<file path="design/flow/design.v">
module FDIVIDER(
    input  logic ACLK,
    input  logic RESTN,
    output logic SCLK,
    output logic TICK    
);
logic [3:0]count;
assign TICK = (count == 4'd4) && !SCLK;
always_ff@(posedge ACLK)begin
    if(!RESTN)begin
        count <= 0;
        SCLK <= 0;
    end else begin
        if(count == 4'd4)begin
            count <= 0;
            SCLK <= ~SCLK;
        end else begin
            count <= count +1;
        end
    end
end
endmodule
module FIFO_MANAGER(
    input logic Tx_full,
    input logic SS_full,
    input logic Tx_empty,
    input logic SS_empty,
    output logic FREADY_full,
    output logic FREADY_empty
);
always_comb begin : Full_empty_block
    if(Tx_full | SS_full)begin
        FREADY_full = 0;
    end else begin
        FREADY_full = 1;
    end
    if(Tx_empty | SS_empty) begin
        FREADY_empty = 0;
    end else begin
        FREADY_empty = 1;
    end
end
endmodule
module Async_Tx_FIFO #(
    parameter DATA_WIDTH = 32,
    parameter ADDR_WIDTH = 4  
)(
    input  logic [DATA_WIDTH-1:0] data_in,
    input  logic wr_en,
    input  logic rd_en,
    input  logic ACLK,    
    input  logic SCLK,    
    input  logic rst_n,
    output logic [DATA_WIDTH-1:0] data_out,
    output logic empty,
    output logic full
);
    logic [DATA_WIDTH-1:0] mem [0:(1<<ADDR_WIDTH)-1];
    logic [ADDR_WIDTH:0] wr_ptr_bin, rd_ptr_bin;
    logic [ADDR_WIDTH:0] wr_ptr_gry, rd_ptr_gry;
    logic [ADDR_WIDTH:0] wr_ptr_sync1, wr_ptr_sync2;
    logic [ADDR_WIDTH:0] rd_ptr_sync1, rd_ptr_sync2;
    always_ff @(posedge ACLK) begin
        if (!rst_n) begin
            wr_ptr_bin <= 0;
            wr_ptr_gry <= 0;
        end else if (wr_en && !full) begin
            wr_ptr_bin <= wr_ptr_bin + 1;
            wr_ptr_gry <= ((wr_ptr_bin + 1) >> 1) ^ (wr_ptr_bin + 1);
        end
    end
    always_ff @(posedge ACLK) begin
        if (rst_n && wr_en && !full)
            mem[wr_ptr_bin[ADDR_WIDTH-1:0]] <= data_in;
    end
    always_ff @(posedge ACLK) begin
        if (!rst_n) begin
            rd_ptr_bin <= 0;
            rd_ptr_gry <= 0;
            data_out   <= 0;
        end else if (SCLK && rd_en && !empty) begin
            rd_ptr_bin <= rd_ptr_bin + 1;
            rd_ptr_gry <= ((rd_ptr_bin + 1) >> 1) ^ (rd_ptr_bin + 1);
            data_out   <= mem[rd_ptr_bin[ADDR_WIDTH-1:0]];
        end
    end
    always_ff @(posedge ACLK) begin
        if (!rst_n) begin
            wr_ptr_sync1 <= 0;
            wr_ptr_sync2 <= 0;
        end else if (SCLK) begin
            wr_ptr_sync1 <= wr_ptr_gry;
            wr_ptr_sync2 <= wr_ptr_sync1;
        end
    end
    always_ff @(posedge ACLK) begin
        if (!rst_n) begin
            rd_ptr_sync1 <= 0;
            rd_ptr_sync2 <= 0;
        end else begin
            rd_ptr_sync1 <= rd_ptr_gry;
            rd_ptr_sync2 <= rd_ptr_sync1;
        end
    end
    assign empty = (wr_ptr_sync2 == rd_ptr_gry);
    assign full  = (wr_ptr_gry == {~rd_ptr_sync2[ADDR_WIDTH:ADDR_WIDTH-1], rd_ptr_sync2[ADDR_WIDTH-2:0]});
endmodule
module Async_SS_FIFO #(
    parameter DATA_WIDTH = 32,
    parameter ADDR_WIDTH = 4  
)(
    input  logic [DATA_WIDTH-1:0] data_in,
    input  logic wr_en,
    input  logic rd_en,
    input  logic ACLK,    
    input  logic SCLK,    
    input  logic rst_n,
    output logic [DATA_WIDTH-1:0] data_out,
    output logic empty,
    output logic full
);
    logic [DATA_WIDTH-1:0] mem [0:(1<<ADDR_WIDTH)-1];
    logic [ADDR_WIDTH:0] wr_ptr_bin, rd_ptr_bin;
    logic [ADDR_WIDTH:0] wr_ptr_gry, rd_ptr_gry;
    logic [ADDR_WIDTH:0] wr_ptr_sync1, wr_ptr_sync2;
    logic [ADDR_WIDTH:0] rd_ptr_sync1, rd_ptr_sync2;
    always_ff @(posedge ACLK) begin
        if (!rst_n) begin
            wr_ptr_bin <= 0;
            wr_ptr_gry <= 0;
        end else if (wr_en && !full) begin
            wr_ptr_bin <= wr_ptr_bin + 1;
            wr_ptr_gry <= ((wr_ptr_bin + 1) >> 1) ^ (wr_ptr_bin + 1);
        end
    end
    always_ff @(posedge ACLK) begin
        if (rst_n && wr_en && !full)
            mem[wr_ptr_bin[ADDR_WIDTH-1:0]] <= data_in;
    end
    always_ff @(posedge ACLK) begin
        if (!rst_n) begin
            rd_ptr_bin <= 0;
            rd_ptr_gry <= 0;
            data_out   <= 0;
        end else if (SCLK && rd_en && !empty) begin
            rd_ptr_bin <= rd_ptr_bin + 1;
            rd_ptr_gry <= ((rd_ptr_bin + 1) >> 1) ^ (rd_ptr_bin + 1);
            data_out   <= mem[rd_ptr_bin[ADDR_WIDTH-1:0]];
        end
    end
    always_ff @(posedge ACLK) begin
        if (!rst_n) begin
            wr_ptr_sync1 <= 0;
            wr_ptr_sync2 <= 0;
        end else if (SCLK) begin
            wr_ptr_sync1 <= wr_ptr_gry;
            wr_ptr_sync2 <= wr_ptr_sync1;
        end
    end
    always_ff @(posedge ACLK) begin
        if (!rst_n) begin
            rd_ptr_sync1 <= 0;
            rd_ptr_sync2 <= 0;
        end else begin
            rd_ptr_sync1 <= rd_ptr_gry;
            rd_ptr_sync2 <= rd_ptr_sync1;
        end
    end
    assign empty = (wr_ptr_sync2 == rd_ptr_gry);
    assign full  = (wr_ptr_gry == {~rd_ptr_sync2[ADDR_WIDTH:ADDR_WIDTH-1], rd_ptr_sync2[ADDR_WIDTH-2:0]});
endmodule
module AXI_SLAVE(
    input logic ACLK,
    input logic ARESETN,
    input logic [31:0]AWADDR,
    input logic AWVALID,
    output logic AWREADY,
    input logic [31:0]WDATA,
    input logic WVALID,
    output logic WREADY,
    output logic[1:0]BRESP,
    output logic BVALID,
    input logic BREADY,
    input logic FREADY_full,
    output logic wr_en,
    output logic[31:0]Tx_data_out,
    output logic[31:0]SS_data_out
);
 localparam logic [31:0] Tx_address = 32'h0;
 localparam logic [31:0] SS_address = 32'h2;
 typedef enum logic[1:0]{
    IDEAL,
    DECODE,
    EXECUTE
 } state_t;
typedef enum logic{
    START,
    OK
}phase_t;
logic ready;
logic [31:0]data_buffer_1;
logic [31:0]addr_buffr;
state_t state;
phase_t phase;
logic AWalrt;
logic Walrt;
always_ff@(posedge ACLK)begin : AXI_SLAVE
    if(!ARESETN)begin
        wr_en <= 0;
        state <= IDEAL;
        BRESP <= 2'b00;
        BVALID <= 0;
        Tx_data_out <= 0;
        SS_data_out <= 0;
    end else begin
        wr_en <= 0;
        case(state)
            IDEAL: begin
                BRESP <= 2'b00;
                if(ready) begin
                    state <= DECODE;
                end
            end
            DECODE:begin
                BRESP <= 2'b00;
                case(addr_buffr)
                    Tx_address: begin
                        Tx_data_out <= data_buffer_1;
                        BRESP <= 2'b00;
                    end
                    SS_address: begin
                        SS_data_out <= data_buffer_1;
                        BRESP <= 2'b00;
                    end
                    default: begin
                        BRESP <= 2'b10;
                    end
                endcase
                if(BVALID & BREADY) begin
                    BVALID <= 0;
                    state <= EXECUTE;
                end else begin
                    BVALID <= 1;
                end
            end
            EXECUTE:begin
                BVALID <= 0;
                wr_en <= (addr_buffr == Tx_address);  
                state <= IDEAL;
                BRESP <= 2'b00;
            end
            default: state <= IDEAL;
        endcase
    end
end
always_ff@(posedge ACLK)begin : handshake_block
    if(!ARESETN)begin
        phase <= START;
        ready <= 0;
        AWalrt <= 0;
        Walrt <= 0;
    end else begin
        case(phase)
            START:begin
                if(AWVALID & AWREADY) begin
                    AWalrt <= 1;  
                    addr_buffr <= AWADDR;
                 end
                if(WVALID & WREADY)begin
                    Walrt <= 1;     
                    data_buffer_1 <= WDATA;
                end
                if(AWalrt & Walrt) begin    
                ready <= 1; 
                phase <= OK;
                end
            end
            OK:begin
                ready <= 0;
                AWalrt <= 0;
                Walrt <= 0;
                if(BVALID & BREADY) begin  
                    phase <= START; 
                end
            end
        endcase
    end
end
always_comb begin : ready_block
    if(FREADY_full && (phase == START) && (state == IDEAL) && !wr_en)begin
        AWREADY = !AWalrt;
        WREADY = !Walrt;
    end else begin
        AWREADY = 0;
        WREADY = 0;
    end
end
endmodule
module DATA_BUFFER(
    input logic[31:0] din_1,
    input logic[31:0]din_2,
    input logic go,
    input logic ACLK,
    input logic SCLK,
    input logic ARESETN,
    input logic SRESP,
    output logic DREADY,
    output logic [33:0]dout
);
typedef enum logic[2:0]{
    IDEAL,
    WAIT_FIFO,
    FETCH,
    CONCATENATE,
    VALIDATE
} state_t;
logic [31:0] SS_buffer_1;
logic [1:0] SS_buffer_2;
state_t state;
always_ff@(posedge ACLK) begin : data_fetch_block
    if(!ARESETN)begin
        state <= IDEAL;
        DREADY <= 0;
    end else if(SCLK) begin
        case(state)
            IDEAL:begin
                DREADY <= 0;
                if(go) begin
                    state <= WAIT_FIFO;
                end
            end
            WAIT_FIFO: begin
                state <= FETCH;
            end
            FETCH:begin
                SS_buffer_1 <= din_1;
                SS_buffer_2 <= din_2[1:0];
                state <= CONCATENATE;
            end
            CONCATENATE:begin
                dout <= {SS_buffer_2,SS_buffer_1};
                state <= VALIDATE;
                DREADY <= 1;
            end
            VALIDATE:begin
                if(DREADY & SRESP)begin
                    state <= IDEAL;
                end
            end
            default: state <= IDEAL;
        endcase
    end
end
endmodule
module SPI_MASTER(
    input logic ACLK,
    input logic FSCLK,
    input logic FTICK,
    input logic ARESETN,
    input logic FREADY_empty,
    input logic DREADY,
    input logic [33:0] din,
    output logic go,
    output logic SRESP,
    output logic rd_en,
    output logic[1:0]SS,
    output logic MOSI,
    output logic SCLK,
    input logic MISO
);
typedef enum logic[2:0]{
    IDEAL,
    WAIT_FIFO,
    FETCH,
    START,
    DONE,
    VALIDATE
} state_t;
logic [5:0]count;
logic [31:0] data_buffer_3;
logic [1:0] data_buffer_4;
state_t state;
assign SCLK = (state == START && count != 6'd0) ? FSCLK : 0;
always_ff@(posedge ACLK) begin : main_FSM_block
    if(!ARESETN)begin
        state <= IDEAL;
        count <= 0;
        rd_en <= 0;
        go <= 0;
        SRESP <= 0;
        SS <= 0;
        MOSI <= 0;
    end else if(FTICK) begin
        case(state)
            IDEAL:begin
                go <= 0;
                if(FREADY_empty)begin
                    go <= 1;
                    rd_en <= 1;
                    state <= WAIT_FIFO;
                    count <= 0;
                end
            end
            WAIT_FIFO:begin
                rd_en <= 0;
                go <= 0;
                state <=FETCH;
            end
            FETCH:begin
                if(DREADY) begin
                    data_buffer_3 <= din[31:0];
                    data_buffer_4 <= din[33:32];
                    SS <= din[33:32];
                    state <= START;
                end
            end
            START:begin
                if(count == 6'd32) begin
                    state <= DONE;
                end else begin
                    if(DREADY) begin
                        MOSI <= data_buffer_3[31];
                        data_buffer_3 <= {data_buffer_3[30:0],1'b0};
                        count <= count +1;
                    end
                end
            end
            DONE: begin
                SRESP <= 1;
                state <= VALIDATE;
            end
            VALIDATE:begin
                SRESP <= 0;
                state <= IDEAL;
            end
            default: state <= IDEAL;
        endcase
    end
end
endmodule
module Module_Wrapper (
    input logic ACLK,
    input logic ARESETN,
    input  logic [31:0] AWADDR,
    input  logic AWVALID,
    output logic AWREADY,
    input  logic [31:0] WDATA,
    input  logic WVALID,
    output logic WREADY,
    output logic [1:0] BRESP,
    output logic BVALID,
    input  logic BREADY,
    output logic [1:0] SS,
    output logic MOSI,
    output logic SCLK,
    input  logic MISO
);
    logic sclk_int, sclk_tick;
    logic fready_full, fready_empty;
    logic wr_en, rd_en;
    logic [31:0] tx_data_bus, ss_data_bus;
    logic [31:0] fifo_tx_out, fifo_ss_out;
    logic [33:0] data_to_master;
    logic go, dready, sresp;
    logic tx_full, tx_empty, ss_full, ss_empty;
    FDIVIDER fdiv_inst (
        .ACLK(ACLK),
        .RESTN(ARESETN),
        .SCLK(sclk_int),
        .TICK(sclk_tick)
    );
    AXI_SLAVE axi_inst (
        .ACLK(ACLK),
        .ARESETN(ARESETN),
        .AWADDR(AWADDR), .AWVALID(AWVALID), .AWREADY(AWREADY),
        .WDATA(WDATA), .WVALID(WVALID), .WREADY(WREADY),
        .BRESP(BRESP), .BVALID(BVALID), .BREADY(BREADY),
        .FREADY_full(fready_full),
        .wr_en(wr_en),
        .Tx_data_out(tx_data_bus),
        .SS_data_out(ss_data_bus)
    );
    Async_Tx_FIFO tx_fifo_inst (
        .ACLK(ACLK),
        .SCLK(sclk_tick),
        .rst_n(ARESETN),
        .data_in(tx_data_bus),
        .wr_en(wr_en),
        .rd_en(rd_en),
        .data_out(fifo_tx_out),
        .full(tx_full),
        .empty(tx_empty)
    );
    Async_SS_FIFO ss_fifo_inst (
        .ACLK(ACLK),
        .SCLK(sclk_tick),
        .rst_n(ARESETN),
        .data_in(ss_data_bus),
        .wr_en(wr_en),
        .rd_en(rd_en),
        .data_out(fifo_ss_out),
        .full(ss_full),
        .empty(ss_empty)
    );
    FIFO_MANAGER fifo_mgmt_inst (
        .Tx_full(tx_full), .SS_full(ss_full),
        .Tx_empty(tx_empty), .SS_empty(ss_empty),
        .FREADY_full(fready_full), .FREADY_empty(fready_empty)
    );
    DATA_BUFFER dbuff_inst (
        .din_1(fifo_tx_out), .din_2(fifo_ss_out),
        .go(go), .ACLK(ACLK), .SCLK(sclk_tick), .ARESETN(ARESETN),
        .SRESP(sresp), .DREADY(dready),
        .dout(data_to_master)
    );
    SPI_MASTER master_inst (
        .ACLK(ACLK), .FSCLK(sclk_int), .FTICK(sclk_tick), .ARESETN(ARESETN),
        .FREADY_empty(fready_empty),
        .DREADY(dready), .din(data_to_master),
        .go(go), .SRESP(sresp), .rd_en(rd_en),
        .SS(SS), .MOSI(MOSI), .SCLK(SCLK), .MISO(MISO)
    );
endmodule
</file>
<file path="design/flow/constraint.sdc">
create_clock -name core_clock -period 5.75 [get_ports {ACLK}]
set_input_delay 1.1500 -clock core_clock [delete_from_list [all_inputs] [get_ports {ACLK}]]
set_output_delay 1.1500 -clock core_clock [all_outputs]
set_load 0.01 [all_outputs]
</file>
<file path="design/flow/config.mk">
export PLATFORM = sky130hd
export DESIGN_NAME = Module_Wrapper
export DESIGN_NICKNAME = Module_Wrapper
export VERILOG_FILES = /design/flow/design.v
export SDC_FILE = /design/flow/constraint.sdc
export NUM_CORES = 4
export LEC_CHECK = 0
export CAP_MARGIN = 20
export CORE_MARGIN = 2
export CORE_UTILIZATION = 70
export CTS_CLUSTER_DIAMETER = 101
export SLEW_MARGIN = 20
</file>
<file path="design/flow/run.sh">
#!/bin/bash
# the make line also repeats each setting of config.mk as NAME=value (left out here)
make -C /OpenROAD-flow-scripts/flow DESIGN_CONFIG=/design/flow/config.mk WORK_HOME=/design/flow/orfs CLKGATE_MAP_FILE= finish
</file>
==> results.txt, run 1 <==
Physical implementation.

- The initial antenna violation count came to 2.
- The clock buffer count from CTS is approximately 87.
- Counting every sink on the clock net gives 895.
- The setup TNS after final layout is 0 ns.
- The part of the total power dissipated in combinational logic is under 10%.
- The maximum single-stage delay on the critical path is 0.49 ns.
- The cell count after synthesis came out at roughly 1900.
- The highest achievable clock rate is 281 MHz.
- The count of distinct cell types in the synthesized netlist is between 60 and 70.
- Looking at the reg2reg group, the worst path ends at tx_fifo_inst.mem[8][21].
- The adder-cell share of the synthesized area is 0.517%.
- Setup slack on the critical path of the routed design comes to between 2 and 2.5 ns.
- The global-route usage over all layers is between 20% and 30%.
- In this run the count of I/O pins placed on the die edge is around 79.
- The number of warnings printed during yosys synthesis is 7.
- After detailed placement, the design holds a cell count of around 2500.
- Setup repair after global routing left no endpoint under its margin.
- For this run the aggregate overflow at the end of global routing stands at 0.
- The stat command in Yosys gives a chip area of 33900 um2.
- The finished layout holds between 2000 and 3000 standard cells, fillers aside.
- The flow ran to the end and the layout has no timing, DRC or antenna violations.
- The worst path needs 3.56 ns of the cycle, external delays included.
- The share of total power consumed by net switching is a little under a fifth.
- CTS placed an instance of clkbuf_16 at the clock tree root.
- The critical path class is register to output port.
- In this run, the synthesized area fraction spent on AND-OR/OR-AND gates is recorded as 4.26%.
- In this run the static leakage power is ~12 nW.
- The power report lists the sequential group at between 6 and 7 mW.
- From the final report, the count of setup violators was given as 0.
- From synthesis to final layout, the design area changed by 12.7%.
- The number of nets in the layout is roughly 2100.
- The critical path ends at AWREADY.
- According to the timing report, the critical path is launched from tx_fifo_inst.wr_ptr_gry[0].
- The worst register-to-register path has a setup slack of 2.48 ns.
- Detailed-route iteration 0 reported a violation count of ~1900.
- STA lists the startpoint of the worst register-to-register path as tx_fifo_inst.wr_ptr_gry[0].
- The commonest cells after synthesis are edfxtp_1 (708), dfxtp_1 (187), mux4_2 (136).
- The first detailed-routing pass ran for 7 iterations.
- Post-synth the commonest register cell is edfxtp_1.
- Per the post-place timing report, worst setup slack is 2.11 ns.
- The total setup buffers inserted after CTS is 0.
- The relative contribution of sequential cells to total power is 55.1%.
- The part of the total power dissipated in the clock network is between 40 and 50%.
- The maximum fanout encountered on the critical timing path is 6.
- The combined flip-flop and latch cell area is roughly 25000 um2.
- The via count of the first global-routing pass is about 18000.
- The worst setup path is launched from a register.
- The final wirelength is ~69 mm.
- TritonCTS built the clock tree.
- The H-tree was split into 3 levels.
- The synthesized design spends more area on one cell type than any other, namely edfxtp_1.
- Before placement the cells fill 70.9% of the core.
- The power drawn by the combinational cells is roughly 160 uW.
- Per the Yosys statistics, synthesis produced around 1900 cells.
- The simple-gate share of the synthesized area is under 10%.
- The number of buffers between clock root and the deepest sink is 3.
- The maximum VDD drop is between 0.0003 and 0.0004 V.
- The fraction of synthesized cell area taken by the top area cell type is approximately 63%.
- The share of the cycle needed by the critical path after routing is about three fifths.
- Grouping non-sequential cells by family puts the most area in multiplexers.
- The max-slew check reports its worst relative slack as around a quarter.
- The first global-routing pass estimated roughly 110 mm of wire.
- The slew at the pin with the worst max-slew slack is 1.14 ns.
- After synthesis the cells add up to 33900 um2.
- Per the OpenROAD floorplan log, the width of the die is about 220 um.
- The XOR/XNOR share of the synthesized area is about 1.3%.
- The report lists the power per cell area as roughly 330 nW/um2.
- As reported, the later end of the worst-skew pair has a clock insertion delay of 0.64 ns.
- The internal power is 10.2 mW.
- The logic depth of the worst register-to-register path is 7.
- The fraction of registers with async set or reset after synthesis is 0%.
- Power attributed to the clock group is around 5.5 mW.
- According to the timing report, the arrival time at the worst endpoint equals roughly 2.4 ns.
- Broken down by cell family, the worst path's largest delay share belongs to AND-OR/OR-AND gates.
- The biggest slice of the total power is consumed by sequential cells.
- The number of flops mapped to enable cells by yosys is around 710.
- The main area contributors are edfxtp_1 (63%), dfxtp_1 (11%), mux4_2 (9.0%).
- The synthesized area per cell is around 18 um2.
- The pin count of the biggest net entering global routing is between 70 and 80.
- The required arrival time at the worst endpoint is roughly 4.6 ns.
- The final-layout fill cell count is approximately 2500.
- The die span in y is ~220 um.
- The area used by multi-input combinational logic is approximately 8400 um2.
- The share of synthesized area occupied by flip-flops and latches is between 70% and 80%.
- The average routed wire per standard cell is about 26 um.
- The area fraction in mux cells is between 10 and 15%.
- The total of flip-flops plus latches after synthesis is 895.
- The post-CTS hold buffer count recorded in the log is 0.
- Counting every net in the synthesized netlist gives roughly 2000.
- The OpenROAD warning count is 37.
- The count of buffering cells on the critical path with inverters included is 1.
- The placer's final routability congestion estimate is 0.742.
- The worst min-delay path class is register to register.
- On the reported timing paths, the clock transition at the registers reads 0.06 ns.
- The worst setup path is captured at an output port.
- The slowest stage of the critical path is the o21bai_1 cell.
- In the routed layout, each cell is associated on average with a via count of roughly 6.4.
- The setup skew after layout is 0.0232 ns.
- Detailed placement finished with a half-perimeter wire length of between 30 and 40 mm.
- In this run the standard cell core region covers about 48000 um2.
- The routed layout reports a DRC error count of 0.
- Per the final report, max-transition violations number 0.
- The worst hold path terminates at dbuff_inst.dout[26].
- Per STA, the worst path is made up of xnor2_1 > nand3_1 > o21bai_1 > nor2_1 > clkdlybuf4s50_1.
- The total count of hold-check failures in the final report is 0.
- The number of logic stages on the critical path including buffering is 5.
- The script extracted a net switching power of between 2 and 2.5 mW.
- The run reported a max-capacitance violation count of 0.
- Looking at hold timing, the worst path starts from dbuff_inst.SS_buffer_1[26].
- The number of cells on the worst hold path is listed as 0.
- Per the placement log, port buffering inserted between 70 and 80 buffers.
- The total number of vias is around 17000.
- The library cell with the highest instance count after synthesis is edfxtp_1.
- Gates resized during post-CTS repair numbered 0.
- The floorplan has around 80 rows.
- Once detail routing completed, the nets flagged for antenna violations numbered 0.
- The floorplan die area is between 50000 and 60000 um2.
## area by class of cell
class	count	area share, %
Clock buffer	131	6.71
Inverter	12	0.118
Multi-Input combinational cell	894	22.1
Antenna cell	1	0.00656
Tap cell	615	2.02
Sequential cell	895	65.6
Clock inverter	32	0.636
Timing Repair Buffer	117	2.83
## metrics by stage
step	total power [mW]	utilization, %	hold WS (ns)	instance area (um2)
floorplan	7.17	-	0.400	33900
global placement	7.25	74.0	0.400	35400
detailed placement	7.26	74.0	0.405	35400
CTS	12.7	79.9	0.416	38200
global route	13.0	79.9	0.421	38200
finish	12.6	79.9	0.414	38200
## routing by layer
metal | part of all wire, % | up-vias | GRT usage [%] | routed length (um)
li1 | - | 7622 | - | -
met2 | 50 | 679 | 46.6 | 34200
met3 | 7.1 | 140 | 5.34 | 4890
met4 | 3.0 | 0 | 10.3 | 2050
met1 | 40 | 8788 | 40.3 | 27900
met5 | 0 | - | 0 | 0
==> run 2, diff against run 1 <==
ABC_AREA = 0   (was not set)
CAP_MARGIN = 40   (was 20)
CELL_PAD_IN_SITES_DETAIL_PLACEMENT = 0   (was not set)
CORE_UTILIZATION = 72   (was 70)
CTS_CLUSTER_DIAMETER = 188   (was 101)
CTS_CLUSTER_SIZE = 25   (was not set)
GPL_ROUTABILITY_DRIVEN = 0   (was not set)
MAX_ROUTING_LAYER = met5   (was not set)
PLACE_DENSITY_LB_ADDON = 0.02   (was not set)
SETUP_SLACK_MARGIN = 0.69   (was not set)
TNS_END_PERCENT = 80   (was not set)
clock period = 2.68 ns   (was 5.75 ns; I/O delays follow)
==> run 2 against run 1 <==
Against the previous run:
- count of clock-buffer cells in the layout shrank 57
- setup slack lost 1.9 ns
- global-route usage grew 4.5 points
- clock skew grew 0.015 ns
- power grew 80%
- critical path depth grew 1
- via count grew 16%
- sequential power grew 110%
- critical path type unchanged
- largest cell class unchanged
- largest power group unchanged
- highest routed layer is now met5
==> results.txt, run 2 <==
Physical implementation.

- The run finished with no timing, DRC or antenna violations.
- The worst hold path begins at ARESETN.
- The library cell with the highest instance count after synthesis is edfxtp_1.
- The worst min-delay path class is input pin to register.
- edfxtp_1 takes more of the synthesized area than any other cell.
- The total power is 22.8 mW (+80%).
- The die span in y is 221 um (-1.4%).
- The floorplan die area was 48800 um2 (-2.7%).
- The number of buffers between clock root and the deepest sink came to 3 (unchanged).
- The number of nets in the synthesized netlist is 1997 (unchanged).
- The number of logic stages on the critical path including buffering is 6 (+1).
- The clock tree root driver cell is clkbuf_16.
- The pin count of the biggest net entering global routing is 58 (-22%).
- The core box area was 46500 um2 (-2.7%).
- The initial cell density of the core is 72.9% (+2.0 points).
- The least setup slack across all paths after layout is 0.252 ns (-1.94 ns).
- The smallest clock period supported by the final layout is computed as 2.43 ns.
- Per the run report, area growth between synthesis and finish was 18.9%.
- The chip area from the yosys synthesis statistics came to 33900 um2 (unchanged).
- The number of standard cells reported by yosys came to 1913 (unchanged).
- The average routed wire per standard cell is 34.8 um (+36%).
- The setup skew after layout was 0.0378 ns (+0.0146 ns).
- The count of buffers inserted at the top-level ports came to 76 (unchanged).
- The first-pass iteration count of the detailed router was 6 (-1).
- The area fraction in mux cells was 12.9% (unchanged).
- The switching power was 4.62 mW (+91%).
- The number of nets in the layout is 2215 (+5.9%).
- The launch instance of the worst register-to-register path is axi_inst.addr_buffr[3].
- The share of total power consumed by net switching was 20.3% (+1.2 points).
- OpenSTA lists the critical path endpoint as WREADY.
- The total of flip-flops plus latches after synthesis is 895 (unchanged).
- The number of warnings printed during yosys synthesis was 7 (unchanged).
- The required arrival time at the worst endpoint is 2.14 ns (-2.46 ns).
- The reported max-cap violation count is 0 (unchanged).
- The number of rows in the core area is 79 (-1.3%).
- Per the STA report, the cell with the highest stage delay on the worst path is dfxtp_2.
- The part of the total power dissipated in the clock network came to 32.5% (-11 points).
- The share of the cycle needed by the critical path after routing is 90.6% (+29 points).
- The count of buffering cells on the critical path with inverters included is 1 (unchanged).
- Counting instances in the post-synthesis netlist gives the leading cell types as edfxtp_1 (708), dfxtp_1 (187), mux4_2 (136).
- Grouping non-sequential cells by family puts the most area in multiplexers.
- The OpenROAD warning count came to 38 (+2.7%).
- The maximum VDD drop is 0.000665 V (+78%).
- The x dimension of the die was 221 um (-1.4%).
- The timing report attributes the biggest portion of critical-path delay to AND-OR/OR-AND gates.
- The final wirelength is 96.6 mm (+40%).
- The share of synthesized cell area in and-or and or-and compound cells is 4.26% (unchanged).
- The clock network power came to 7.41 mW (+34%).
- The reg-to-reg critical path endpoint is axi_inst.Tx_data_out[5].
- The cell count after placement was 2558 (+0.99%).
- The filler-free cell count of the finished design is 2772 (+2.8%).
- The worst hold path terminates at tx_fifo_inst.wr_ptr_gry[4].
- The leakage power of the design came to 13.0 nW (+7.0%).
- The synthesized netlist cell count came to 1913 (unchanged).
- The part of the total power dissipated in combinational logic is 1.9% (+0.7 points).
- The XOR/XNOR share of the synthesized area is 1.27% (unchanged).
- The maximum single-stage delay on the critical path is 0.37 ns (-0.12 ns).
- The synthesized area per cell was 17.7 um2 (unchanged).
- The via count of the first global-routing pass is 18600 (+4.7%).
- The total count of hold-check failures in the final report is 0 (unchanged).
- The final tally of setup violations is 0 (unchanged).
- The insertion delay of the later-clocked pin in the worst-skew pair is 0.64 ns (about the same).
- The final-layout fill cell count is 1821 (-27%).
- The boundary pin count is 79 (unchanged).
- The total number of vias is 19900 (+16%).
- The number of flops mapped to enable cells by yosys is 708 (unchanged).
- The logic depth of the worst register-to-register path came to 8 (+1).
- The initial antenna violation count is 1 (-1).
- The post-detailed-route via-to-cell ratio was 7.19 (+13%).
- The maximum fanout encountered on the critical timing path is 3 (-3).
- The critical path goes through xor2_1 > nand2_1 > o211ai_1 > o21bai_4 > nor2_1 > buf_2.
- The number of pins exceeding their max-slew limit in the final report is 0 (unchanged).
- The fraction of registers with async set or reset after synthesis is 0% (unchanged).
- The share of synthesized area occupied by flip-flops and latches was 73.9% (unchanged).
- The clock-pin slew on the worst setup and hold paths is 0.11 ns (+0.05 ns).
- The half-perimeter wire length of the detailed placement result is 38.9 mm (+9.0%).
- The worst setup timing slack at the placement stage is 0.400 ns (-1.71 ns).
- The post-detailed-route count of antenna-violating nets is 0 (unchanged).
- The worst setup path is launched from a register.
- The internal power was 18.2 mW (+77%).
- The worst reg-to-reg setup slack is 0.36 ns (-2.12 ns).
- The relative contribution of sequential cells to total power is 65.6% (+10 points).
- Based on the critical path, the design can be clocked at up to between 400 and 500 MHz.
- Among all flip-flop cells after synthesis, the most frequent one is edfxtp_1.
- The fraction of synthesized cell area taken by the top area cell type came to 62.8% (unchanged).
- The cell area after placement was 36100 um2 (+2.2%).
- The adder-cell share of the synthesized area is 0.517% (unchanged).
- The slew at the pin with the worst max-slew slack is 0.677 ns (-0.464 ns).
- The clock buffer count from CTS is 41 (-53%).
- The reported sequential group power came to 14.9 mW (+110%).
- The power drawn by the combinational cells is 427 uW (+170%).
- The power density normalized to cell area is 566 nW/um2 (+71%).
- The final cell area excluding filler cells is 40300 um2 (+5.5%).
- The wire length of the first global-routing pass came to 119 mm (+13%).
- The setup TNS after final layout is 0 ns (unchanged).
- The number of instances on the worst hold path is 2 (+2).
- The H-tree depth came to 2 (-1).
- Setup repair after global routing could not meet its margin everywhere.
- The global-route usage over all layers is 33.3% (+4.5 points).
- The number of sinks on the clock net is 895 (unchanged).
- The simple-gate share of the synthesized area came to 5.59% (unchanged).
- TritonCTS built the clock tree.
- The tightest slew margin relative to the limit is 54.8% (+31 points).
- The power group with the largest share is sequential cells.
- The smallest hold slack is 0.361 ns (-0.0525 ns).
- The count of unresolved DRC violations after routing is 0 (unchanged).
- The global route total overflow is 0 (unchanged).
- The critical path starts at ss_fifo_inst.wr_ptr_gry[3].
- The critical path arrival is 1.89 ns (-0.52 ns).
- The element type at the critical path end is an output port.
- The DRC violation total after the first TritonRoute iteration is 3487 (+79%).
- In the post-synthesis netlist, the biggest area contributors are edfxtp_1 (63%), dfxtp_1 (11%), mux4_2 (9.0%).
- The number of buffers added to fix hold violations after cts is 0 (unchanged).
- The critical path class is register to output port.
- The share of the core filled with cells was 86.7% (+6.8 points).
- The post-synthesis instance area is 33900 um2 (unchanged).
- The count of distinct cell types in the synthesized netlist is 61 (unchanged).
==> run 2: repair_timing <==
| item | in CTS | in global routing |
|---|---|---|
| endpoints found under the setup margin | 560 | 751 |
| gates resized | 113 | 132 |
| buffers inserted | 53 | 27 |
| cloned | 24 | 33 |
| pin swaps | 16 | 32 |
==> run 2: layout make-up <==
cell class	count	area, um2	area share, %
antenna	1	2.50	0.00621
clock inverter	2	15.0	0.0373
sequential	895	25000	62.2
timing repair buffer	287	4300	10.7
tap	607	759	1.89
multi-input combinational	894	8910	22.1
clock buffer	74	1190	2.96
inverter	12	45.0	0.112
==> run 2: layer usage <==
metal	wire length, um	track usage [%]	up-vias
met5	28	0	-
met4	6450	10.4	4
met3	13100	6.55	417
met2	45600	55.0	1771
met1	31300	45.9	9895
li1	-	-	7849
==> run 3, diff against run 2 <==
ABC_AREA = 1   (was 0)
CAP_MARGIN = 20   (was 40)
CELL_PAD_IN_SITES_DETAIL_PLACEMENT = not set   (was 0)
CTS_CLUSTER_DIAMETER = not set   (was 188)
CTS_CLUSTER_SIZE = not set   (was 25)
GPL_ROUTABILITY_DRIVEN = not set   (was 0)
MAX_ROUTING_LAYER = not set   (was met5)
PLACE_DENSITY = 0.37   (was not set)
PLACE_DENSITY_LB_ADDON = not set   (was 0.02)
SETUP_SLACK_MARGIN = not set   (was 0.69)
TNS_END_PERCENT = 20   (was 80)
clock period = 4.49 ns   (was 2.68 ns; I/O delays follow)
==> run 3 against run 2 <==
Against the previous run:
- largest cell class unchanged
- critical endpoint unchanged
- utilization is 5.1 points lower
- power is 28% lower
- highest routed layer is now met4
- sequential power is about 40% lower
- critical path depth stayed put
==> results.txt, run 3 <==
Physical implementation.

- The setup skew after layout is 0.0234 ns (-0.0144 ns).
- The count of buffering cells on the critical path with inverters included is 1 (unchanged).
- The start point of the critical path is tx_fifo_inst.wr_ptr_gry[2].
- The post-detailed-route via-to-cell ratio is 6.06 (-16%).
- TritonCTS built the clock tree.
- The relative contribution of sequential cells to total power is 54.4% (-11 points).
- The signal on the critical path passes through xor2_1 > nor2_1 > nand4_1 > nand3b_1 > nor2_1 > clkdlybuf4s50_1.
- The fraction of synthesized cell area taken by the top area cell type is 61.2% (-1.5 points).
- The number of instances on the worst hold path came to 0 (-2).
- The count of antenna diodes in the layout is 0 (-1).
- The post-detailed-route count of antenna-violating nets was 0 (unchanged).
- The number of rows in the core area is 80 (+1.3%).
- The synthesized netlist cell count is 2977 (+56%).
- The insertion delay of the later-clocked pin in the worst-skew pair is 0.63 ns (about the same).
- The largest individual stage delay along the critical path comes from the cell clkdlybuf4s50_1.
- The final-layout fill cell count is 2573 (+41%).
- The die span in y is 224 um (+1.2%).
- The required arrival time at the worst endpoint is 3.59 ns (+1.45 ns).
- In this run the critical register-to-register path is captured at tx_fifo_inst.mem[7][15].
- The flow ran to the end and the layout has no timing, DRC or antenna violations.
- The worst reg-to-reg setup slack is 1.15 ns (+0.79 ns).
- The cell family with the largest share of critical-path delay is simple AND/OR/NAND/NOR gates.
- Counting I/O delays and the setup requirement, the final critical path takes 3.40 ns.
- The average routed wire per standard cell is 20.7 um (-41%).
- The chip area from the yosys synthesis statistics is 34700 um2 (+2.5%).
- The simple-gate share of the synthesized area is 13.4% (+7.8 points).
- Summed over all instances, the cell type with the most area after synthesis is edfxtp_1.
- The critical path class is register to output port.
- The maximum fanout encountered on the critical timing path was 12 (+9).
- The number of pins exceeding their max-slew limit in the final report came to 0 (unchanged).
- Among the stages of the critical path, the cell type that occurs most often is nor2_1.
- The part of the total power dissipated in combinational logic came to 1.4% (-0.5 points).
- The tightest slew margin relative to the limit was 27.5% (-27 points).
- The total count of hold-check failures in the final report is 0 (unchanged).
- The area fraction in mux cells was 0% (-13 points).
- In this run the clock root is driven by a clkbuf_16.
- Checking hold timing, the worst path is listed with class register to register.
- The number of flops mapped to enable cells by yosys is 708 (unchanged).
- The initial cell density of the core is 72.9% (about the same).
- Combinational power for this build is approximately 220 uW.
- The slew at the pin with the worst max-slew slack is 1.09 ns (+0.411 ns).
- The part of the total power dissipated in the clock network is 44.3% (+12 points).
- The number of warnings printed during yosys synthesis is 7 (unchanged).
- The global-route usage over all layers is 31.0% (-2.3 points).
- The share of synthesized area occupied by flip-flops and latches was 72.0% (-1.8 points).
- The post-synthesis instance area is 34700 um2 (+2.5%).
- The x dimension of the die is 224 um (+1.2%).
- The post-cts resize count is 0 (-100%).
- The count of buffers inserted at the top-level ports is 76 (unchanged).
- For this run, the leading register cell type out of synthesis is edfxtp_1.
- The H-tree depth is 3 (+1).
- The DRC violation total after the first TritonRoute iteration is 2629 (-25%).
- The largest combinational cell category by area is simple AND/OR/NAND/NOR gates.
- The final tally of setup violations is 0 (unchanged).
- The worst min-delay path endpoint is dbuff_inst.dout[20].
- The largest share of the power goes to sequential cells.
- The logic depth of the worst register-to-register path was 8 (unchanged).
- The setup TNS after final layout was 0 ns (unchanged).
- The number of buffers added to fix hold violations after cts was 0 (unchanged).
- The OpenROAD warning count came to 45 (+18%).
- The combined flip-flop and latch cell area came to 25000 um2 (-0.13%).
- After synthesis, the cell types taking the most area are edfxtp_1 (61%), dfxtp_1 (11%), nor2_1 (6.9%).
- The total number of vias is 22400 (+13%).
- In the synthesized netlist, the cells that appear most often are edfxtp_1 (708), nor2_1 (636), nand2_1 (367).
- The critical path ends at WREADY.
- The number of standard cells reported by yosys was 2977 (+56%).
- The synthesized area per cell is 11.7 um2 (-34%).
- The XOR/XNOR share of the synthesized area was 0.934% (-0.33 points).
- The cell area after placement is 36000 um2 (-0.30%).
- The pin count of the biggest net entering global routing was 148 (+160%).
- The floorplan die area came to 50000 um2 (+2.5%).
- The final cell area excluding filler cells came to 38900 um2 (-3.4%).
- Compared with the post-synthesis result, the final layout area differs by 12.0%.
- The highest achievable clock rate is 294 MHz.
- The launch point of the worst register-to-register path is recorded as tx_fifo_inst.wr_ptr_gry[2].
- The share of total power consumed by net switching was 19.2% (-1.1 points).
- The fraction of registers with async set or reset after synthesis was 0% (unchanged).
- The count of distinct cell types in the synthesized netlist is 45 (-26%).
- The final wirelength is 76.8 mm (-21%).
- The number of logic stages on the critical path including buffering is 6 (unchanged).
- The leakage power of the design is 14.4 nW (+10%).
- The number of nets in the synthesized netlist is 3061 (+53%).
- The element type at the critical path end is an output port.
- STA classifies the critical path startpoint as a register.
- The power density normalized to cell area was 423 nW/um2 (-25%).
- The boundary pin count was 79 (unchanged).
- The reported sequential group power was 8.94 mW (-40%).
- The initial antenna violation count is 1 (unchanged).
- The first-pass iteration count of the detailed router is 5 (-1).
- The area used by multi-input combinational logic is 8440 um2 (-5.3%).
- The clock-pin slew on the worst setup and hold paths is 0.06 ns (-0.05 ns).
- The via count of the first global-routing pass is 22000 (+18%).
- The number of buffers between clock root and the deepest sink is 3 (unchanged).
- The hold path startpoint is dbuff_inst.SS_buffer_1[20].
- The congestion estimate from routability-driven global placement came to 0.805.
- The wire length of the first global-routing pass is 118 mm (-0.99%).
- The number of nets in the layout is 3101 (+40%).
- The global route total overflow is 0 (unchanged).
- The reported max-cap violation count is 0 (unchanged).
- The number of sinks on the clock net is 895 (unchanged).
- The core box area came to 47600 um2 (+2.6%).
- The critical path arrival came to 2.50 ns (+0.61 ns).
- The count of unresolved DRC violations after routing is 0 (unchanged).
- The internal power came to 13.3 mW (-27%).
- The library cell with the highest instance count after synthesis is edfxtp_1.
- Setup repair after global routing left no endpoint under its margin.
- The maximum single-stage delay on the critical path is 0.49 ns (+0.12 ns).
- The adder-cell share of the synthesized area came to 0.505% (-0.013 points).
- The total setup buffers inserted after CTS is 0 (-100%).
- The share of synthesized cell area in and-or and or-and compound cells was 9.03% (+4.8 points).
- The clock buffer count from CTS was 86 (+110%).
- The clock network power is 7.28 mW (-2%).
- The switching power is 3.15 mW (-32%).
- The total of flip-flops plus latches after synthesis was 895 (unchanged).
- The share of the cycle needed by the critical path after routing is 75.7% (-15 points).
- The maximum VDD drop was 0.000546 V (-18%).
- The half-perimeter wire length of the detailed placement result came to 40.6 mm (+4.3%).
run 3: area by class of cell:
type	count	share of cell area [%]
well taps	615	1.98
flip-flops and latches	895	64.3
repair buffers	122	3.16
multi-input cells	1767	21.7
inverters	145	1.44
clock inverters	41	1.10
clock buffers	119	6.30
run 3: through the flow:
stage	total power, mW	std cells	setup WS [ns]	utilization [%]	hold WS (ns)
2_1_floorplan	9.21	2977	0.714	-	0.390
6_report	16.4	3704	1.09	81.6	0.414
4_1_cts	16.5	3704	1.05	81.6	0.415
5_1_grt	16.8	3704	0.859	81.6	0.418
3_5_place_dp	9.33	3544	1.19	75.6	0.404
3_3_place_gp	9.32	3544	1.27	75.6	0.400
run 3: layer usage:
metal	wire length (um)	vias to the layer above	global-route usage (%)
met5	0	-	0
met4	2790	0	12.1
met3	6200	216	5.64
met2	37300	940	51.4
met1	30400	10800	41.6
li1	-	10400	-
==> run 4, diff against run 3 <==
CELL_PAD_IN_SITES_DETAIL_PLACEMENT = 1   (was not set)
CELL_PAD_IN_SITES_GLOBAL_PLACEMENT = 3   (was not set)
CORE_MARGIN = 10   (was 2)
CORE_UTILIZATION = 40   (was 72)
CTS_CLUSTER_SIZE = 27   (was not set)
GPL_ROUTABILITY_DRIVEN = 0   (was not set)
GPL_TIMING_DRIVEN = 1   (was not set)
HOLD_SLACK_MARGIN = 0.08   (was not set)
MAX_ROUTING_LAYER = met4   (was not set)
MIN_ROUTING_LAYER = met1   (was not set)
PLACE_DENSITY = not set   (was 0.37)
PLACE_DENSITY_LB_ADDON = 0.01   (was not set)
SETUP_SLACK_MARGIN = 0.22   (was not set)
TNS_END_PERCENT = 35   (was 20)
clock period = 5.94 ns   (was 4.49 ns; I/O delays follow)
==> run 4 against run 3 <==
Against the previous run:
- combinational power fell by 24%
- critical endpoint is now AWREADY
- critical path type unchanged
- sequential cell count did not move
- critical path depth did not move
- via count fell by 2.5%
- still clean
- power fell by 20%
- register-to-register slack improved by 1.3 ns
==> results.txt, run 4 <==
Physical implementation.

- The power density normalized to cell area came to 330 nW/um2 (-22%).
- The number of nets in the synthesized netlist was 3061 (unchanged).
- Setup repair after global routing left no endpoint under its margin.
- The number of nets in the layout came to 3104 (+0.097%).
- The setup skew after layout was 0.0285 ns (+0.00514 ns).
- The number of pins exceeding their max-slew limit in the final report is 0 (unchanged).
- The share of synthesized area occupied by flip-flops and latches was 72.0% (unchanged).
- The filler-free cell count of the finished design is 4248 (+15%).
- The final cell area excluding filler cells is 39800 um2 (+2.4%).
- The wire length of the first global-routing pass is 138 mm (+17%).
- TritonCTS built the clock tree.
- The chip area from the yosys synthesis statistics came to 34700 um2 (unchanged).
- The final-layout fill cell count is 8964 (+250%).
- The post-synthesis instance area came to 34700 um2 (unchanged).
- The part of the total power dissipated in combinational logic is 1.3% (about the same).
- The half-perimeter wire length of the detailed placement result is 52.1 mm (+28%).
- The leakage power of the design is 14.5 nW (+0.85%).
- The adder-cell share of the synthesized area came to 0.505% (unchanged).
- The maximum single-stage delay on the critical path is 0.49 ns (about the same).
- The internal power is 10.5 mW (-21%).
- The total count of hold-check failures in the final report is 0 (unchanged).
- The DRC violation total after the first TritonRoute iteration is 1244 (-53%).
- The worst register-to-register path begins at tx_fifo_inst.wr_ptr_gry[4].
- The total setup buffers inserted after CTS is 0 (unchanged).
- The clock buffer count from CTS is 96 (+12%).
- The critical path arrival came to 2.59 ns (+0.09 ns).
- The power drawn by the combinational cells is 169 uW (-24%).
- The largest combinational cell category by area is simple AND/OR/NAND/NOR gates.
- The final tally of setup violations was 0 (unchanged).
- The time the final worst path needs with I/O delays and setup is around 3.8 ns.
- The post-cts resize count was 0 (unchanged).
- The final wirelength is 88.6 mm (+15%).
- The part of the total power dissipated in the clock network is 47.2% (+2.9 points).
- The simple-gate share of the synthesized area is 13.4% (unchanged).
- The dominant cell type by count on the critical path is nor2_1.
- The global route total overflow is 0 (unchanged).
- The cell count after placement came to 4064 (+15%).
- The number of warnings printed during yosys synthesis was 7 (unchanged).
- The maximum fanout encountered on the critical timing path is 12 (unchanged).
- The reported sequential group power is 6.76 mW (-24%).
- The reg-to-reg critical path endpoint is tx_fifo_inst.mem[14][12].
- Hold analysis lists the worst path endpoint as dbuff_inst.dout[10].
- The cell family with the largest share of critical-path delay is simple AND/OR/NAND/NOR gates.
- The least setup slack across all paths after layout came to 2.16 ns (+1.07 ns).
- The initial cell density of the core is 40.5% (-32 points).
- The number of flops mapped to enable cells by yosys is 708 (unchanged).
- The number of instances on the worst hold path came to 0 (unchanged).
- The x dimension of the die is 315 um (+41%).
- The initial antenna violation count is 0 (-1).
- The logic depth of the worst register-to-register path is 8 (unchanged).
- The highest achievable clock rate is around 260 MHz.
- The insertion delay of the later-clocked pin in the worst-skew pair is 0.66 ns (+0.03 ns).
- The fraction of synthesized cell area taken by the top area cell type is 61.2% (unchanged).
- The reported max-cap violation count is 0 (unchanged).
- The element type at the critical path end is an output port.
- According to the timing report, the critical path is launched from tx_fifo_inst.wr_ptr_gry[2].
- The critical path in this run is classified as register to output port.
- The share of total power consumed by net switching is 19.9% (+0.73 points).
- The critical path capture point is AWREADY.
- The library cell contributing the largest single delay on the critical path is clkdlybuf4s50_1.
- The H-tree depth is 3 (unchanged).
- The worst min-delay path class is register to register.
- Per report_power, the top consumer among the power groups is sequential cells.
- The average routed wire per standard cell is 20.8 um (+0.59%).
- The clock-pin slew on the worst setup and hold paths is 0.06 ns (about the same).
- The post-detailed-route via-to-cell ratio came to 5.15 (-15%).
- The number of standard cells reported by yosys is 2977 (unchanged).
- The library cell with the highest instance count after synthesis is edfxtp_1.
- The count of buffers inserted at the top-level ports came to 76 (unchanged).
- The hold path startpoint is dbuff_inst.SS_buffer_1[10].
- The number of rows in the core area is 107 (+34%).
- The prevailing post-synth register cell is edfxtp_1.
- The clock network power is 6.20 mW (-15%).
- The worst reg-to-reg setup slack is 2.47 ns (+1.32 ns).
- The count of distinct cell types in the synthesized netlist is 45 (unchanged).
- The count of unresolved DRC violations after routing was 0 (unchanged).
- The synthesized netlist cell count is 2977 (unchanged).
- The maximum VDD drop is 0.000228 V (-58%).
- The XOR/XNOR share of the synthesized area is 0.934% (unchanged).
- The flow ran to the end and the layout has no timing, DRC or antenna violations.
- Listed in order, past its start point the critical path passes xor2_1 > nor2_1 > nand4_1 > nand3b_1 > nor2_1 > clkdlybuf4s50_1.
- The share of synthesized cell area in and-or and or-and compound cells was 9.03% (unchanged).
- The die span in y came to 315 um (+41%).
- The core box area is 85700 um2 (+80%).
- The total number of vias is 21900 (-2.5%).
- The relative contribution of sequential cells to total power came to 51.5% (-2.9 points).
- Ranked by total cell area, the synthesized netlist is headed by edfxtp_1 (61%), dfxtp_1 (11%), nor2_1 (6.9%).
- The OpenROAD warning count is 37 (-18%).
- The setup TNS after final layout was 0 ns (unchanged).
- The floorplan die area is 99000 um2 (+98%).
- STA classifies the critical path startpoint as a register.
- The via count of the first global-routing pass is 23100 (+5.3%).
- The worst setup timing slack at the placement stage is 2.05 ns (+0.860 ns).
- The pin count of the biggest net entering global routing came to 159 (+7.4%).
- Between the synthesized netlist and the finished layout, the area growth was recorded as 14.7%.
- The slew at the pin with the worst max-slew slack is 1.05 ns (-0.0426 ns).
- The library cell with the largest summed area after synthesis is edfxtp_1.
- The synthesized area per cell is 11.7 um2 (unchanged).
- The area fraction in mux cells came to 0% (unchanged).
- The number of buffers between clock root and the deepest sink is 3 (unchanged).
- The root buffer cell chosen for the clock tree is clkbuf_16.
- The global-route usage over all layers is 18.4% (-13 points).
- The total of flip-flops plus latches after synthesis is 895 (unchanged).
- The number of logic stages on the critical path including buffering is 6 (unchanged).
- The required arrival time at the worst endpoint is 4.75 ns (+1.16 ns).
- The post-detailed-route count of antenna-violating nets came to 0 (unchanged).
- The share of the cycle needed by the critical path after routing is 63.6% (-12 points).
- The number of buffers added to fix hold violations after cts came to 0 (unchanged).
- The first-pass iteration count of the detailed router is 5 (unchanged).
- The fraction of registers with async set or reset after synthesis is 0% (unchanged).
- The switching power is 2.62 mW (-17%).
- Sorting the synthesized cells by how often they occur yields edfxtp_1 (708), nor2_1 (636), nand2_1 (367).
- The boundary pin count was 79 (unchanged).
- The tightest slew margin relative to the limit is 30.3% (+2.8 points).
- The count of antenna diodes in the layout came to 0 (unchanged).
- The cell area after placement came to 36500 um2 (+1.3%).
- The count of buffering cells on the critical path with inverters included is 1 (unchanged).
- The number of sinks on the clock net is 895 (unchanged).
==> run 4: metrics by stage <==
stage	util [%]	hold WS (ns)	total power, mW
floorplan	-	0.390	6.96
global placement	42.6	0.403	7.06
detailed placement	42.6	0.405	7.06
CTS	46.4	0.419	13.3
global route	46.5	0.420	13.6
finish	46.5	0.417	13.1
==> run 4: area by class of cell <==
class | instances | area (um2) | area share [%]
multi-input combinational | 1767 | 8440 | 21.2
timing repair buffer | 115 | 1090 | 2.73
tap | 1144 | 1430 | 3.60
clock inverter | 65 | 738 | 1.85
clock buffer | 117 | 2540 | 6.39
inverter | 145 | 556 | 1.40
sequential | 895 | 25000 | 62.8
==> run 4: per-layer routing <==
| layer | routed length (um) | part of all wire, % | GRT usage (%) | vias up |
|---|---|---|---|---|
| met5 | 0 | 0 | - | - |
| met2 | 42800 | 48 | 30.1 | 290 |
| met1 | 41100 | 46 | 24.0 | 11000 |
| met4 | 1840 | 2.1 | 4.16 | 0 |
| li1 | - | - | - | 10400 |
| met3 | 2800 | 3.2 | 2.50 | 127 |
==> run 5, diff against run 4 <==
CELL_PAD_IN_SITES_DETAIL_PLACEMENT = not set   (was 1)
CELL_PAD_IN_SITES_GLOBAL_PLACEMENT = not set   (was 3)
CORE_MARGIN = 2   (was 10)
CORE_UTILIZATION = 72   (was 40)
CTS_CLUSTER_SIZE = not set   (was 27)
GPL_ROUTABILITY_DRIVEN = not set   (was 0)
GPL_TIMING_DRIVEN = not set   (was 1)
HOLD_SLACK_MARGIN = not set   (was 0.08)
MAX_ROUTING_LAYER = not set   (was met4)
MIN_ROUTING_LAYER = not set   (was met1)
PLACE_DENSITY = 0.41   (was not set)
PLACE_DENSITY_LB_ADDON = not set   (was 0.01)
SETUP_SLACK_MARGIN = 1.08   (was 0.22)
TNS_END_PERCENT = not set   (was 35)
clock period = 6.63 ns   (was 5.94 ns; I/O delays follow)
==> run 5 against run 4 <==
Against the previous run:
- still clean on timing, DRC and antenna
- routed wire length fell by 16%
- combinational power down 12%
- area after synthesis is the same
- sequential cell count unchanged
- power down 16%
- setup slack improved by 0.60 ns
- synthesized cell count is the same
- final cell count decreased by 13%
- clock power is 21% lower
- non-clock buffer count decreased by 4
- die size is 49% lower
- utilization increased by 35 points
- largest power group unchanged
- highest routed layer unchanged
==> results.txt, run 5 <==
Physical implementation.

- The met3 wire length is 6.76 mm (+140%).
- The worst setup path is captured at an output port.
- The hold path startpoint is dbuff_inst.SS_buffer_1[16].
- The worst min-delay path endpoint is dbuff_inst.dout[16].
- The met1 layer wirelength in the final routing is 29.5 mm (-28%).
- The library cell with the largest summed area after synthesis is edfxtp_1.
- The cell family with the largest share of critical-path delay is simple AND/OR/NAND/NOR gates.
- The first-pass iteration count of the detailed router is 6 (+1).
- The count of distinct cell types in the synthesized netlist is 45 (unchanged).
- The least setup slack across all paths after layout is 2.77 ns (+0.603 ns).
- The number of flops mapped to enable cells by yosys is 708 (unchanged).
- The internal power is 8.97 mW (-15%).
- The count of antenna diodes in the layout came to 0 (unchanged).
- The switching power is 2.11 mW (-19%).
- The power group with the largest share is sequential cells.
- The adder-cell share of the synthesized area is 0.505% (unchanged).
- The final wirelength is 74.4 mm (-16%).
- Note that the worst hold path type here is register to register.
- The required arrival time at the worst endpoint is 5.30 ns (+0.55 ns).
- The share of synthesized area occupied by flip-flops and latches came to 72.0% (unchanged).
- The maximum fanout encountered on the critical timing path is 12 (unchanged).
- The fraction of registers with async set or reset after synthesis is 0% (unchanged).
- The count of unresolved DRC violations after routing was 0 (unchanged).
- The library cell with the highest instance count after synthesis is edfxtp_1.
- The final-layout fill cell count came to 2667 (-70%).
- The report lists the cells along the critical path as xnor2_1 > nand4_1 > nand3b_1 > nor2_1 > clkdlybuf4s50_1.
- The total count of hold-check failures in the final report came to 0 (unchanged).
- The final tally of setup violations is 0 (unchanged).
- The number of nets in the layout was 3088 (-0.52%).
- The count of buffering cells on the critical path with inverters included is 1 (unchanged).
- The highest achievable clock rate is 259 MHz.
- The start point of the critical path is tx_fifo_inst.wr_ptr_gry[0].
- Per the timing report, the most critical flop-to-flop path finishes at tx_fifo_inst.data_out[5].
- The reported max-cap violation count is 0 (unchanged).
- The reported sequential group power came to 6.05 mW (-11%).
- The share of synthesized cell area in and-or and or-and compound cells is 9.03% (unchanged).
- The total setup buffers inserted after CTS was 0 (unchanged).
- The power drawn by the combinational cells is 148 uW (-12%).
- The number of pins exceeding their max-slew limit in the final report was 0 (unchanged).
- The clock-pin slew on the worst setup and hold paths is 0.07 ns (about the same).
- The flow ran to the end and the layout has no timing, DRC or antenna violations.
- The number of rows in the core area is 80 (-25%).
- The total number of vias came to 22300 (+1.9%).
- The global route total overflow is 0 (unchanged).
- The global-route usage over all layers is 30.2% (+12 points).
- The post-cts resize count is 0 (unchanged).
- The boundary pin count is 79 (unchanged).
- The part of the total power dissipated in combinational logic came to 1.3% (about the same).
- The leakage power of the design was 14.2 nW (-1.6%).
- The floorplan die area is 50000 um2 (-49%).
- The logic depth of the worst register-to-register path is 8 (unchanged).
- After synthesis, the most frequently instantiated cells are edfxtp_1 (708), nor2_1 (636), nand2_1 (367).
- The critical path capture point is WREADY.
- The prevailing post-synth register cell is edfxtp_1.
- The met2 wirelength from detailed routing is 35.8 mm (-16%).
- The time the final worst path needs with I/O delays and setup is approximately 3.9 ns.
- The number of instances on the worst hold path was 0 (unchanged).
- The chip area from the yosys synthesis statistics is 34700 um2 (unchanged).
- The worst setup timing slack at the placement stage is 2.36 ns (+0.315 ns).
- The worst reg-to-reg setup slack is 3.18 ns (+0.71 ns).
- The clock buffer count from CTS is 84 (-13%).
- The number of standard cells reported by yosys was 2977 (unchanged).
- The launch instance of the worst register-to-register path is tx_fifo_inst.rd_ptr_bin[0].
- The die span in y is 224 um (-29%).
- Looking at the clock tree report, the root buffer type is clkbuf_16.
- The initial cell density of the core came to 72.9% (+32 points).
- The fraction of synthesized cell area taken by the top area cell type came to 61.2% (unchanged).
- The average routed wire per standard cell is 20.2 um (-3.2%).
- The post-detailed-route via-to-cell ratio came to 6.04 (+17%).
- The synthesized netlist cell count came to 2977 (unchanged).
- The post-detailed-route count of antenna-violating nets is 0 (unchanged).
- The critical path arrival is 2.54 ns (-0.05 ns).
- The wire length of the first global-routing pass is 115 mm (-16%).
- The share of the cycle needed by the critical path after routing came to 58.3% (-5.3 points).
- The count of buffers inserted at the top-level ports is 76 (unchanged).
- The OpenROAD warning count was 43 (+16%).
- The setup skew after layout is 0.0254 ns (-0.00313 ns).
- The tightest slew margin relative to the limit is 27.5% (-2.8 points).
- The main area contributors are edfxtp_1 (61%), dfxtp_1 (11%), nor2_1 (6.9%).
- The half-perimeter wire length of the detailed placement result was 38.3 mm (-27%).
- The placer's final routability congestion estimate is roughly 0.80.
- The total of flip-flops plus latches after synthesis is 895 (unchanged).
- The maximum VDD drop is 0.000286 V (+26%).
- The core box area is 47600 um2 (-44%).
- The setup TNS after final layout was 0 ns (unchanged).
- The part of the total power dissipated in the clock network came to 44.0% (-3.2 points).
- The clock network power was 4.88 mW (-21%).
- The maximum single-stage delay on the critical path is 0.49 ns (about the same).
- The area growth from synthesis to layout is 11.2%.
- The simple-gate share of the synthesized area is 13.4% (unchanged).
- The number of buffers between clock root and the deepest sink came to 3 (unchanged).
- The via count of the first global-routing pass is 21200 (-8.2%).
- The critical path startpoint category is a register.
- The XOR/XNOR share of the synthesized area is 0.934% (unchanged).
- The number of nets in the synthesized netlist is 3061 (unchanged).
- The relative contribution of sequential cells to total power came to 54.6% (+3.1 points).
- The number of logic stages on the critical path including buffering is 5 (-1).
- The number of sinks on the clock net was 895 (unchanged).
- TritonCTS built the clock tree.
- The synthesized area per cell is 11.7 um2 (unchanged).
- The share of total power consumed by net switching was 19.0% (-0.91 points).
- Setup repair after global routing left no endpoint under its margin.
- On the critical path, the stage with the largest delay is an instance of clkdlybuf4s50_1.
- The post-synthesis instance area is 34700 um2 (unchanged).
- The area fraction in mux cells came to 0% (unchanged).
- The initial antenna violation count is 1 (+1).
- The slew at the pin with the worst max-slew slack came to 1.09 ns (+0.0400 ns).
- The x dimension of the die is 224 um (-29%).
- The worst setup path is of the register to output port kind.
- The H-tree depth is 3 (unchanged).
- In this run the top signal layer used is met4.
- The DRC violation total after the first TritonRoute iteration is 2434 (+96%).
- The pin count of the biggest net entering global routing is 155 (-2.5%).
- The number of warnings printed during yosys synthesis is 7 (unchanged).
- Of the combinational cells, the family taking the most area is simple AND/OR/NAND/NOR gates.
- The power density normalized to cell area is 287 nW/um2 (-13%).
- The number of buffers added to fix hold violations after cts is 0 (unchanged).
- The insertion delay of the later-clocked pin in the worst-skew pair is 0.64 ns (-0.02 ns).
[run 5: area by class of cell]
cell class	instances	area, um2	area share [%]
multi-input cells	1767	8430	21.8
clock inverters	32	335	0.868
flip-flops and latches	895	25000	64.8
clock buffers	123	2490	6.45
inverters	145	558	1.45
repair buffers	111	1020	2.64
well taps	615	769	1.99
[run 5: metrics by stage]
stage	util (%)	power (mW)	hold slack [ns]	std cells	cell area, um2
floorplan	-	6.24	0.390	2977	34700
global placement	75.1	6.31	0.401	3533	35800
detailed placement	75.1	6.32	0.397	3533	35800
CTS	81.0	11.1	0.414	3688	38600
global route	81.0	11.3	0.422	3688	38600
finish	81.0	11.1	0.411	3688	38600
[run 5: layer usage]
metal / global-route usage (%) / vias to the layer above
met5: 0 / -
met4: 11.3 / 0
met3: 6.18 / 179
met2: 48.8 / 972
met1: 41.3 / 10700
li1: - / 10400
==> run 6, diff against run 5 <==
ABC_AREA = not set   (was 1)
CORE_ASPECT_RATIO = 0.62   (was not set)
CORE_MARGIN = 8   (was 2)
CORE_UTILIZATION = 69   (was 72)
CTS_CLUSTER_DIAMETER = 202   (was not set)
CTS_CLUSTER_SIZE = 15   (was not set)
GPL_ROUTABILITY_DRIVEN = 0   (was not set)
MIN_ROUTING_LAYER = met1   (was not set)
PLACE_DENSITY = not set   (was 0.41)
PLACE_DENSITY_LB_ADDON = 0.09   (was not set)
SETUP_SLACK_MARGIN = 0.58   (was 1.08)
SLEW_MARGIN = 40   (was 20)
clock period = 6.08 ns   (was 6.63 ns; I/O delays follow)
==> run 6 against run 5 <==
Against the previous run:
- sequential share of layout area increased by 1.9 points
- combinational power barely moved
- utilization is 4.2 points lower
- area after synthesis decreased by 2.5%
- highest routed layer unchanged
- clock skew decreased by 0.010 ns
- largest cell class unchanged
- critical path type unchanged
- setup slack lost 0.34 ns
- non-clock buffer count up 6
- final cell count is 27% lower
- global-route usage is 5.9 points lower
==> results.txt, run 6 <==
Physical implementation.

- The post-cts resize count came to 0 (unchanged).
- The critical path startpoint category is a register.
- The met3 track demand over resource in global routing is 4.56% (-1.6 points).
- The chip area from the yosys synthesis statistics was 33900 um2 (-2.5%).
- The logic depth of the worst register-to-register path is 7 (-1).
- The reported sequential group power is 6.59 mW (+8.9%).
- The number of buffers added to fix hold violations after cts is 0 (unchanged).
- The count of distinct cell types in the synthesized netlist is 61 (+36%).
- The number of rows in the core area is 64 (-20%).
- The total count of hold-check failures in the final report is 0 (unchanged).
- The DRC violation total after the first TritonRoute iteration was 1793 (-26%).
- The average routed wire per standard cell is 25.5 um (+26%).
- Per STA, the startpoint of the critical path is ss_fifo_inst.wr_ptr_gry[0].
- By count the netlist is led by edfxtp_1 (708), dfxtp_1 (187), mux4_2 (136).
- The number of sinks on the clock net was 895 (unchanged).
- Counting I/O delays and the setup requirement, the final critical path takes ~3.7 ns.
- The initial antenna violation count is 0 (-1).
- The power drawn by the combinational cells was 151 uW (about the same).
- The wire length of the first global-routing pass is 104 mm (-9.7%).
- The count of unresolved DRC violations after routing is 0 (unchanged).
- The cell area after placement is 35500 um2 (-0.94%).
- The leakage power of the design is 11.8 nW (-17%).
- The share of total power consumed by net switching is 19.4% (+0.34 points).
- The maximum VDD drop came to 0.000200 V (-30%).
- The worst setup timing slack at the placement stage is 2.58 ns (+0.217 ns).
- The share of synthesized area occupied by flip-flops and latches was 73.9% (+1.8 points).
- The number of instances on the worst hold path is 0 (unchanged).
- The clock buffer count from CTS is 69 (-18%).
- The via count of the first global-routing pass is 17100 (-19%).
- The die span in y is 190 um (-15%).
- The power group with the largest share is sequential cells.
- For this run, the top clock speed supported by timing is 273 MHz.
- The switching power is 2.13 mW (+0.97%).
- According to the hold report, the worst path is of the register to register type.
- The reg-to-reg critical path endpoint is tx_fifo_inst.mem[11][29].
- The initial cell density of the core was 69.3% (-3.5 points).
- The critical path arrival is 2.44 ns (-0.10 ns).
- The least setup slack across all paths after layout was 2.42 ns (-0.344 ns).
- The hold path startpoint is dbuff_inst.SS_buffer_1[17].
- The fraction of synthesized cell area taken by the top area cell type is 62.8% (+1.5 points).
- The layer flagged by global routing as most heavily used is met2.
- The area fraction in mux cells is 12.9% (+13 points).
- The insertion delay of the later-clocked pin in the worst-skew pair is 0.60 ns (-0.04 ns).
- Among all cell types in the netlist, the one instantiated most often is edfxtp_1.
- The first-pass iteration count of the detailed router was 5 (-1).
- The total number of vias is 17200 (-23%).
- The post-synthesis instance area was 33900 um2 (-2.5%).
- The share of the core filled with cells came to 76.8% (-4.2 points).
- The setup skew after layout is 0.0152 ns (-0.0102 ns).
- Sorting the Yosys area breakdown by cell type puts at the top edfxtp_1.
- The half-perimeter wire length of the detailed placement result came to 37.0 mm (-3.3%).
- The flow ran to the end and the layout has no timing, DRC or antenna violations.
- The number of pins exceeding their max-slew limit in the final report is 0 (unchanged).
- The part of the total power dissipated in combinational logic is 1.4% (about the same).
- The filler-free cell count of the finished design is 2702 (-27%).
- The number of standard cells reported by yosys is 1913 (-36%).
- The tightest slew margin relative to the limit is 44.4% (+17 points).
- The TritonCTS clock tree is done.
- The count of buffering cells on the critical path with inverters included came to 1 (unchanged).
- The simple-gate share of the synthesized area came to 5.59% (-7.8 points).
- The post-detailed-route count of antenna-violating nets is 0 (unchanged).
- The slew at the pin with the worst max-slew slack was 0.835 ns (-0.251 ns).
- The floorplan die area was 56600 um2 (+13%).
- The H-tree depth was 3 (unchanged).
- The global-route usage over all layers came to 24.3% (-5.9 points).
- The x dimension of the die is 297 um (+33%).
- The final cell area excluding filler cells is 37500 um2 (-2.8%).
- The adder-cell share of the synthesized area was 0.517% (+0.013 points).
- The smallest hold slack is 0.414 ns (+0.00271 ns).
- The maximum single-stage delay on the critical path is 0.50 ns (about the same).
- Hold analysis lists the worst path endpoint as dbuff_inst.dout[17].
run 6: layout make-up:
type	count	area, um2
clock inverters	5	48.8
repair buffers	117	1140
flip-flops and latches	895	25000
fillers	2677	11300
clock buffers	119	1980
multi-input cells	894	8460
well taps	660	826
inverters	12	45.0
run 6: routing by layer:
layer  routed length [um]  up-vias
li1                     -     7553
met3                 6070      104
met2                31600      760
met5                    0        -
met4                 1230        0
met1                30000     8787
Power and IR drop assume default switching activity.
